Setup of lagoon:
## conv
module conv(
           input Aclk,
           input rst,
           input [7:0] Xin,
           input [7:0] Kin,
           output reg [7:0] Rout,
           output reg result_done
       );
clock: 6.45 ns
lec_check: 0
cap_margin: 20
core_margin: 2
core_utilization: 72
cts_cluster_diameter: 205
place_density_lb_addon: 0.03
slew_margin: 20
run.sh (not shown) runs the stock make flow with config.mk's settings and CLKGATE_MAP_FILE=.
[flow] lagoon | stages: complete | final checks: fail | reason: negative setup slack
For nickel, these inputs were changed with respect to lagoon:
# lagoon
export LEC_CHECK = 0
export CAP_MARGIN = 20
export CORE_MARGIN = 2
export CORE_UTILIZATION = 72
export CTS_CLUSTER_DIAMETER = 205
export PLACE_DENSITY_LB_ADDON = 0.03
export SLEW_MARGIN = 20
create_clock -name core_clock -period 6.45 [get_ports {Aclk}]
# nickel
export LEC_CHECK = 0
export CAP_MARGIN = 20
export CORE_MARGIN = 2
export CORE_UTILIZATION = 63
export SLEW_MARGIN = 20
create_clock -name core_clock -period 4.36 [get_ports {Aclk}]
### Flow results
- nickel: complete, dirty (negative setup slack)
- Delta(minimum setup slack in the final design, nickel - lagoon) < 0
- Delta(floorplan die height, nickel - lagoon) > 0
- In the tables for lagoon and nickel, final period utilization reads lower with lagoon.
- Delta (nickel minus lagoon): relative area change from synthesis to final layout shows an increase of 1.4 points, overall routed net length went down about 5%, placed instance count up about 3.7%, final hold slack decreased by 28 ps relative to the old numbers, met3 track demand over resource -3.0 points.
#### Input delta (harbor over nickel)
# nickel
export LEC_CHECK = 0
export CAP_MARGIN = 20
export CORE_MARGIN = 2
export CORE_UTILIZATION = 63
export SLEW_MARGIN = 20
create_clock -name core_clock -period 4.36 [get_ports {Aclk}]
# harbor
export LEC_CHECK = 0
export CAP_MARGIN = 20
export CORE_MARGIN = 2
export CORE_UTILIZATION = 72
export PLACE_DENSITY_LB_ADDON = 0.0
export SLEW_MARGIN = 20
create_clock -name core_clock -period 6.5 [get_ports {Aclk}]
- Of harbor and nickel, not a single run came through the flow clean.
- In harbor, count of clock buffers in the final design is lower than in nickel.
- Re total of plain and repair buffers excluding clock buffers: nickel was higher than harbor.
- Compared with nickel, harbor shows a sequential share of layout area that is 0.28 points higher.
- Via count grows by a few percent when moving from nickel to harbor.


conv again, from the RTL that the note above started with.
Settings: LEC_CHECK=0, CAP_MARGIN=0, CORE_ASPECT_RATIO=0.89, CORE_MARGIN=2, CORE_UTILIZATION=72, CTS_CLUSTER_DIAMETER=345, CTS_CLUSTER_SIZE=48, GPL_ROUTABILITY_DRIVEN=0, GPL_TIMING_DRIVEN=1, HOLD_SLACK_MARGIN=-0.07, MIN_ROUTING_LAYER=met1, PLACE_DENSITY_LB_ADDON=0.0, SETUP_SLACK_MARGIN=1.67, SLEW_MARGIN=20, TNS_END_PERCENT=50; clock period 5.69 ns.
The starting point finished but failed the layout checks on setup timing.
Then changed:
==> flow/config.mk (replaced) <==
export PLATFORM = sky130hd
export DESIGN_NAME = conv
export DESIGN_NICKNAME = conv
export VERILOG_FILES = /design/flow/design.v
export SDC_FILE = /design/flow/constraint.sdc
export NUM_CORES = 4
export LEC_CHECK = 0
export CAP_MARGIN = 20
export CORE_MARGIN = 2
export CORE_UTILIZATION = 26
export SLEW_MARGIN = 20
==> flow/constraint.sdc (replaced) <==
create_clock -name core_clock -period 15.1 [get_ports {Aclk}]
set_input_delay 3.0200 -clock core_clock [delete_from_list [all_inputs] [get_ports {Aclk}]]
set_output_delay 3.0200 -clock core_clock [all_outputs]
set_load 0.01 [all_outputs]
Now the flow completed without violations. Non-clock buffer count fell by 237. Design area fell by about 6%. Sequential share of layout area rose by 0.93 points. Routed wire length fell by 4.3%. Worst setup slack gets better by 8.6 ns. Worst hold slack gets worse by 0.012 ns.
Then changed:
--- a/flow/config.mk
+++ b/flow/config.mk
@@ -9,3 +9,3 @@
 export CORE_MARGIN = 2
-export CORE_UTILIZATION = 26
+export CORE_UTILIZATION = 40
 export SLEW_MARGIN = 20
==> flow/constraint.sdc (replaced) <==
create_clock -name core_clock -period 7.85 [get_ports {Aclk}]
set_input_delay 1.5700 -clock core_clock [delete_from_list [all_inputs] [get_ports {Aclk}]]
set_output_delay 1.5700 -clock core_clock [all_outputs]
set_load 0.01 [all_outputs]
Effect:
- The changed run passed the timing, DRC and antenna checks
- wire length rises by 2.7%
- setup slack loses 7.2 ns
- non-clock buffer count rose by 31
- final area went down by about 0.8%
- die size goes down by 35%
- final cell count fell by about 10%
Then changed:
--- a/flow/config.mk
+++ b/flow/config.mk
@@ -9,3 +9,3 @@
 export CORE_MARGIN = 2
-export CORE_UTILIZATION = 40
+export CORE_UTILIZATION = 59
 export SLEW_MARGIN = 20
==> flow/constraint.sdc (replaced) <==
create_clock -name core_clock -period 5.12 [get_ports {Aclk}]
set_input_delay 1.0240 -clock core_clock [delete_from_list [all_inputs] [get_ports {Aclk}]]
set_output_delay 1.0240 -clock core_clock [all_outputs]
set_load 0.01 [all_outputs]
With this change the flow finished but fails on setup timing.
Wire length goes up by about 4.6%.
Cell area goes up by about 10%.
Setup slack is worse by 2.0 ns.
Then changed:
--- a/flow/config.mk
+++ b/flow/config.mk
@@ -9,3 +9,3 @@
 export CORE_MARGIN = 2
-export CORE_UTILIZATION = 59
+export CORE_UTILIZATION = 40
 export SLEW_MARGIN = 20
==> flow/constraint.sdc (replaced) <==
create_clock -name core_clock -period 10.0 [get_ports {Aclk}]
set_input_delay 2.0000 -clock core_clock [delete_from_list [all_inputs] [get_ports {Aclk}]]
set_output_delay 2.0000 -clock core_clock [all_outputs]
set_load 0.01 [all_outputs]
=> Now the flow went through all stages and came out clean. Via count fell by a few percent. Clock-buffer cell count does not change. Routed wire length is lower by a few percent. Sequential share of layout area came out higher by 1.5 points. Non-clock buffer count goes down by 254. Cell area drops by roughly a tenth.
Then changed:
--- a/flow/config.mk
+++ b/flow/config.mk
@@ -7,5 +7,6 @@
 export LEC_CHECK = 0
-export CAP_MARGIN = 20
-export CORE_MARGIN = 2
+export CAP_MARGIN = 25
+export CORE_MARGIN = 10
 export CORE_UTILIZATION = 40
+export MAX_ROUTING_LAYER = met4
 export SLEW_MARGIN = 20
Result:
- The changed run went through all stages and came out clean
- cell area stays flat
- wire length went up slightly


Starting RTL as in the previous note.
## conv
module conv(
           input Aclk,
           input rst,
           input [7:0] Xin,
           input [7:0] Kin,
           output reg [7:0] Rout,
           output reg result_done
       );
Settings: LEC_CHECK=0, CAP_MARGIN=5, CORE_MARGIN=2, CORE_UTILIZATION=72, CTS_CLUSTER_DIAMETER=224, CTS_CLUSTER_SIZE=39, PLACE_DENSITY_LB_ADDON=0.0, SETUP_SLACK_MARGIN=1.02, SLEW_MARGIN=20, TNS_END_PERCENT=60; clock period 6.75 ns.
The first run produced a layout that fails on setup timing.
Then changed:
CAP_MARGIN = 20   (was 5)
CORE_UTILIZATION = 52   (was 72)
CTS_CLUSTER_DIAMETER = not set   (was 224)
CTS_CLUSTER_SIZE = not set   (was 39)
PLACE_DENSITY_LB_ADDON = not set   (was 0.0)
SETUP_SLACK_MARGIN = not set   (was 1.02)
TNS_END_PERCENT = not set   (was 60)
clock period = 4.88 ns   (was 6.75 ns; I/O delays follow)
=>
- The changed run ran to the end with violations: setup timing
- register-to-register slack got worse by 1.8 ns
- core utilization falls by 22 points
- cell area rises by 3.4%
- die area rises by 38%
- worst setup slack got worse by 1.8 ns
- cell count rises by 8.5%
Then changed:
ABC_AREA = 1   (was not set)
CORE_UTILIZATION = 58   (was 52)
clock period = 8.23 ns   (was 4.88 ns; I/O delays follow)
With this change the flow produced a clean layout.
Non-clock buffer count went down by 225.
Synthesized area went up by a little under a tenth.
Clock-buffer cell count went down by 2.
Global-route usage went up by 2.0 points.
Then changed:
ABC_AREA = not set   (was 1)
CORE_UTILIZATION = 63   (was 58)
clock period = 7.85 ns   (was 8.23 ns; I/O delays follow)
Effect: Die area drops by 14%. Clock skew climbs by 0.0056 ns. Via count drops by 19%. Synthesized area drops by about 7%. Clock-buffer cell count climbs by 1. Design area drops by about 6%. Global-route usage climbs by 1.6 points. Cell count drops by about 25%.


conv again, from the RTL that the note above started with.
Settings: LEC_CHECK=0, ABC_AREA=1, CAP_MARGIN=20, CORE_MARGIN=2, CORE_UTILIZATION=58, SLEW_MARGIN=20, TNS_END_PERCENT=85; clock period 6.9 ns.
The first run produced a clean layout.
Rerun with:
ABC_AREA = not set   (was 1)
CORE_UTILIZATION = 65   (was 58)
TNS_END_PERCENT = not set   (was 85)
clock period = 6.45 ns   (was 6.9 ns; I/O delays follow)
=> The changed run produced a layout that fails on setup timing. Clock skew rises by 5.6 ps. Sequential share of layout area increases by 0.54 points. Cell area goes down by 3.8%. Wire length falls by about 12%. Critical path depth is lower by 8. Area after synthesis fell by 7.2%.
Rerun with:
SETUP_SLACK_MARGIN = 1.17   (was not set)
clock period = 6.53 ns   (was 6.45 ns; I/O delays follow)
Effect:
- The changed run completed and failed the layout checks on setup timing
- die size is unchanged
- worst setup slack improves by 230 ps
- design area hardly moves
- flip-flop count is unchanged
Rerun with:
ABC_AREA = 1   (was not set)
CORE_UTILIZATION = 21   (was 65)
SETUP_SLACK_MARGIN = not set   (was 1.17)
clock period = 10.0 ns   (was 6.53 ns; I/O delays follow)
Outcome: The new run ran to the end with no violations. Setup slack gets better by 2800 ps. Non-clock buffer count is lower by 176. Die size rises to 3.3 times its value. Worst hold slack loses 44 ps. Fmax fell by roughly a tenth. Final area went up by a few percent. Register-to-register slack improved by 2800 ps. Routed wire length increases by roughly a tenth. Critical path depth goes up by 8.
Rerun with:
ABC_AREA = not set   (was 1)
CORE_UTILIZATION = 69   (was 21)
CTS_CLUSTER_DIAMETER = 252   (was not set)
CTS_CLUSTER_SIZE = 100   (was not set)
What happened: The new run completed without violations. Clock skew climbs by 7.3 ps. Design area drops by roughly a tenth. Fmax drops by a few percent. Sequential cell count stays the same. Hold slack improves by 45 ps.
